==> flow/design.v <==
module my_fifo #(
                   parameter DATA_W           = 128      ,         
                   parameter DEPTH            = 16     ,         
                   parameter UPP_TH           = 4      ,         
                   parameter LOW_TH           = 2                
                )
                (
                   input                   clk         ,         
                   input                   rstn        ,         
                   input                   i_wren      ,         
                   input  [DATA_W - 1 : 0] i_wrdata    ,         
                   output                  o_alm_full  ,         
                   output                  o_full      ,         
                   input                   i_rden      ,         
                   output [DATA_W - 1 : 0] o_rddata    ,         
                   output                  o_alm_empty ,         
                   output                  o_empty               
                );
logic [DATA_W - 1        : 0] data_rg [DEPTH] ;         
logic [$clog2(DEPTH) - 1 : 0] wrptr_rg        ;         
logic [$clog2(DEPTH) - 1 : 0] rdptr_rg        ;         
logic [$clog2(DEPTH)     : 0] dcount_rg       ;         
logic                         wren_s          ;         
logic                         rden_s          ;         
logic                         full_s          ;         
logic                         empty_s         ;         
always @ (posedge clk) begin
   if (!rstn) begin      
      for (int i = 0; i < DEPTH; i++) begin
         data_rg[i] <= '0 ;
      end
      wrptr_rg  <= 0              ;
      rdptr_rg  <= 0              ;      
      dcount_rg <= 0              ;
   end
   else begin   
      if (wren_s) begin                          
         data_rg [wrptr_rg] <= i_wrdata ;         
         if (wrptr_rg == DEPTH - 1) begin
            wrptr_rg <= 0               ;         
         end
         else begin
            wrptr_rg <= wrptr_rg + 1    ;         
         end
      end
      if (rden_s) begin         
         if (rdptr_rg == DEPTH - 1) begin
            rdptr_rg <= 0               ;         
         end
         else begin
            rdptr_rg <= rdptr_rg + 1    ;         
         end
      end
      if (wren_s && !rden_s) begin                
         dcount_rg <= dcount_rg + 1 ;
      end                    
      else if (!wren_s && rden_s) begin           
         dcount_rg <= dcount_rg - 1 ;         
      end
   end
end
assign full_s      = (dcount_rg == DEPTH) ? 1'b1 : 0                ; 
assign empty_s     = (dcount_rg == 0    ) ? 1'b1 : 0                ;
assign wren_s      = i_wren & !full_s                               ;  
assign rden_s      = i_rden & !empty_s                              ;
assign o_full      = full_s                          ;
assign o_empty     = empty_s                                        ;
assign o_alm_full  = ((dcount_rg > UPP_TH) ? 1'b1 : 0)              ;
assign o_alm_empty = (dcount_rg < LOW_TH) ? 1'b1 : 0                ;  
assign o_rddata    = data_rg [rdptr_rg]                             ;   
endmodule
Settings: LEC_CHECK=0, CAP_MARGIN=20, CELL_PAD_IN_SITES_DETAIL_PLACEMENT=0, CORE_ASPECT_RATIO=1.04, CORE_MARGIN=2, CORE_UTILIZATION=72, CTS_CLUSTER_SIZE=21, GPL_ROUTABILITY_DRIVEN=1, PLACE_DENSITY_LB_ADDON=0.02, SETUP_SLACK_MARGIN=0.77, SLEW_MARGIN=25, TNS_END_PERCENT=70; clock period 2.63 ns.
run.sh (not shown) runs the stock make flow with config.mk's settings and CLKGATE_MAP_FILE=.
The first run finished but failed the layout checks on negative setup slack.
==> next run, changes <==
==> flow/config.mk (replaced) <==
export PLATFORM = sky130hd
export DESIGN_NAME = my_fifo
export DESIGN_NICKNAME = my_fifo
export VERILOG_FILES = /design/flow/design.v
export SDC_FILE = /design/flow/constraint.sdc
export NUM_CORES = 4
export LEC_CHECK = 0
export CAP_MARGIN = 0
export CELL_PAD_IN_SITES_DETAIL_PLACEMENT = 0
export CORE_ASPECT_RATIO = 1.0
export CORE_MARGIN = 2
export CORE_UTILIZATION = 72
export CTS_CLUSTER_SIZE = 13
export GPL_ROUTABILITY_DRIVEN = 1
export PLACE_DENSITY_LB_ADDON = 0.3
export SETUP_SLACK_MARGIN = 0.4
export SLEW_MARGIN = 20
==> flow/constraint.sdc (replaced) <==
create_clock -name core_clock -period 2.05 [get_ports {clk}]
set_input_delay 0.4100 -clock core_clock [delete_from_list [all_inputs] [get_ports {clk}]]
set_output_delay 0.4100 -clock core_clock [all_outputs]
set_load 0.01 [all_outputs]
Result: Now the flow stopped in global routing; synthesized area stays the same; synthesized cell count is unchanged; die size stays the same.
==> next run, changes <==
==> flow/config.mk (replaced) <==
export PLATFORM = sky130hd
export DESIGN_NAME = my_fifo
export DESIGN_NICKNAME = my_fifo
export VERILOG_FILES = /design/flow/design.v
export SDC_FILE = /design/flow/constraint.sdc
export NUM_CORES = 4
export LEC_CHECK = 0
export ABC_AREA = 1
export CAP_MARGIN = 20
export CORE_MARGIN = 2
export CORE_UTILIZATION = 72
export CTS_CLUSTER_DIAMETER = 365
export CTS_CLUSTER_SIZE = 14
export PLACE_DENSITY = 0.65
export SETUP_SLACK_MARGIN = -0.16
export SLEW_MARGIN = 20
==> flow/constraint.sdc (replaced) <==
create_clock -name core_clock -period 2.47 [get_ports {clk}]
set_input_delay 0.4940 -clock core_clock [delete_from_list [all_inputs] [get_ports {clk}]]
set_output_delay 0.4940 -clock core_clock [all_outputs]
set_load 0.01 [all_outputs]
Effect:
- The new run finished but failed the layout checks on negative setup slack
- synthesized cell count grows by 73%
- die size went up by 2.8%
- synthesized area went up by 2.8%

---

Setup of onyx:
// my_fifo: RTL as listed in full above, without the edits since
clock: 5.82 ns
lec_check: 0
cap_margin: 15
cell_pad_in_sites_detail_placement: 2
core_aspect_ratio: 1.57
core_margin: 8
core_utilization: 40
cts_cluster_diameter: 22
cts_cluster_size: 90
gpl_routability_driven: 1
hold_slack_margin: 0.15
max_routing_layer: met4
min_routing_layer: met2
place_density_lb_addon: 0.23
slew_margin: 35
onyx: complete, dirty (setup timing)
Here is what was changed in the inputs of sierra compared with onyx.
Settings: removing CELL_PAD_IN_SITES_DETAIL_PLACEMENT (formerly 2); removing CTS_CLUSTER_DIAMETER (formerly 22); removing CTS_CLUSTER_SIZE (formerly 90); changing CORE_MARGIN from 8 to 2; removing MIN_ROUTING_LAYER (formerly met2); removing MAX_ROUTING_LAYER (formerly met4); removing PLACE_DENSITY_LB_ADDON (formerly 0.23); removing CORE_ASPECT_RATIO (formerly 1.57); changing SLEW_MARGIN from 35 to 20; removing HOLD_SLACK_MARGIN (formerly 0.15); changing CORE_UTILIZATION from 40 to 45; removing GPL_ROUTABILITY_DRIVEN (formerly 1); setting PLACE_DENSITY to 0.6 for the first time; changing CAP_MARGIN from 15 to 20; changing the clock period (ns, I/O delays scaled along) from 5.82 to 4.5.
==> comparison <==
sierra: no failed stages, no open violations at the end
The insertion delay of the later-clocked pin in the worst-skew pair of sierra falls short of that of onyx by 0.06 ns.
Per-cell via count in the routed design came out lower on sierra than on onyx.
Filler-free cell count of the finished design: sierra < onyx
Relative to onyx, the switching power of sierra is lower by 19%.
Of the two values seen for most heavily used metal layer in global routing, met3 was produced by onyx and met2 by sierra.
## Diff of input files: willow against sierra
Settings: CORE_UTILIZATION now 60, was 45; the clock period (ns, I/O delays scaled along) now 2.98, was 4.5.
==> results <==
willow -> sierra: synthesized-area fraction occupied by ao, oa, aoi and oai cells delta 0, exact match
Of sierra and willow, only sierra finishes the flow clean.
In willow the implementation ran to completion but is not tape-out ready, as the final checks report setup timing.
willow vs sierra: proportion of total power due to net switching down in willow
Count of clock-net buffers in the final layout (higher): willow
In willow, die size is lower than in sierra.
In the reports for sierra and willow, the smaller critical path depth belongs to sierra.
Diff sierra and willow: buffer and inverter count on the worst path higher in willow
Layout overhead on the synthesized area: sierra and willow compared, higher one is willow
Of the two values seen for destination of the critical timing path, o_rddata[69] was produced by sierra and o_rddata[124] by willow.
Taking sierra as the reference, in willow utilization grew by 21 points; combinational group share of total power grew by 4.9 points; worst setup slack shrank by 0.58 ns; layout multi-input combinational cell count held steady.
Input-level comparison between amber and willow:
Settings: putting ABC_AREA at 1 where nothing was set; swapping 60 for 72 in CORE_UTILIZATION; putting SETUP_SLACK_MARGIN at -0.16 where nothing was set; putting HOLD_SLACK_MARGIN at 0.29 where nothing was set; putting CTS_CLUSTER_SIZE at 14 where nothing was set; putting CTS_CLUSTER_DIAMETER at 365 where nothing was set; swapping 0.6 for 0.65 in PLACE_DENSITY; swapping 2.98 for 2.47 in the clock period (ns, I/O delays scaled along).
### Flow results
Nothing crashed in amber and all stages finished; the problem is that the final layout failed, the offending checks being setup timing.
Post-synthesis share of cell area spent on and-or and or-and gates in amber vs willow: down 1.4 points
Taking willow as the reference, in amber routed wirelength normalized by instance count down 4.8 um; multiplexer share of the synthesized area down 13 points; overall power consumption up about 30%; combinational gate count up about 110%.
The inputs of zinc differ from those of amber as listed below.
Settings: CTS_CLUSTER_DIAMETER removed (was 365); HOLD_SLACK_MARGIN changed from 0.29 to -0.09; CORE_UTILIZATION changed from 72 to 70; PLACE_DENSITY changed from 0.65 to 0.6; MAX_ROUTING_LAYER newly set to met4; CTS_CLUSTER_SIZE changed from 14 to 86; ABC_AREA removed (was 1); SETUP_SLACK_MARGIN changed from -0.16 to 0.41; the clock period (ns, I/O delays scaled along) changed from 2.47 to 4.25.
## What came out
- zinc: flow completed, timing, DRC and antenna clean
- Proportion of synthesized chip area in sequential cells, amber and zinc, higher one = zinc.
- When zinc is measured against amber, its final instance area turns out 6.7% lower.
- amber has a higher non-clock buffer area fraction after layout than zinc.
## Diff of input files: quartz against zinc
Settings: CTS_CLUSTER_SIZE: 86 -> unset; HOLD_SLACK_MARGIN: -0.09 -> unset; SETUP_SLACK_MARGIN: 0.41 -> unset; CORE_UTILIZATION: 70 -> 47; MAX_ROUTING_LAYER: met4 -> unset; the clock period (ns, I/O delays scaled along): 4.25 -> 4.44.
==> comparison <==
In summary, quartz completed successfully, with a layout that passed the timing, design-rule and antenna checks. zinc: done, clean on timing, DRC and antenna. Delta (quartz minus zinc): area taken by multi-input logic gates moved down, met2 capacity usage during global routing moved down. Of quartz and zinc, the higher fraction of power consumed by combinational cells belongs to zinc. Looking at average wire per cell in the routed design, quartz sits 1.4 um below zinc. Summary — sequential share of power, quartz relative to zinc: higher, by 1.1 points. quartz vs. zinc: wire length of the first global-routing pass shows an increase of about 2.4%; post-route cell area shows a reduction of 1.8%; maximum net fanout on the critical path shows an increase of 14; global routing usage summed across all routing layers shows a reduction of 13 points. Setup slack was higher in zinc than in quartz. For quartz, the endpoint of the worst setup timing path was o_rddata[85], unlike zinc, where it was o_rddata[101].
Power and IR drop assume default switching activity.
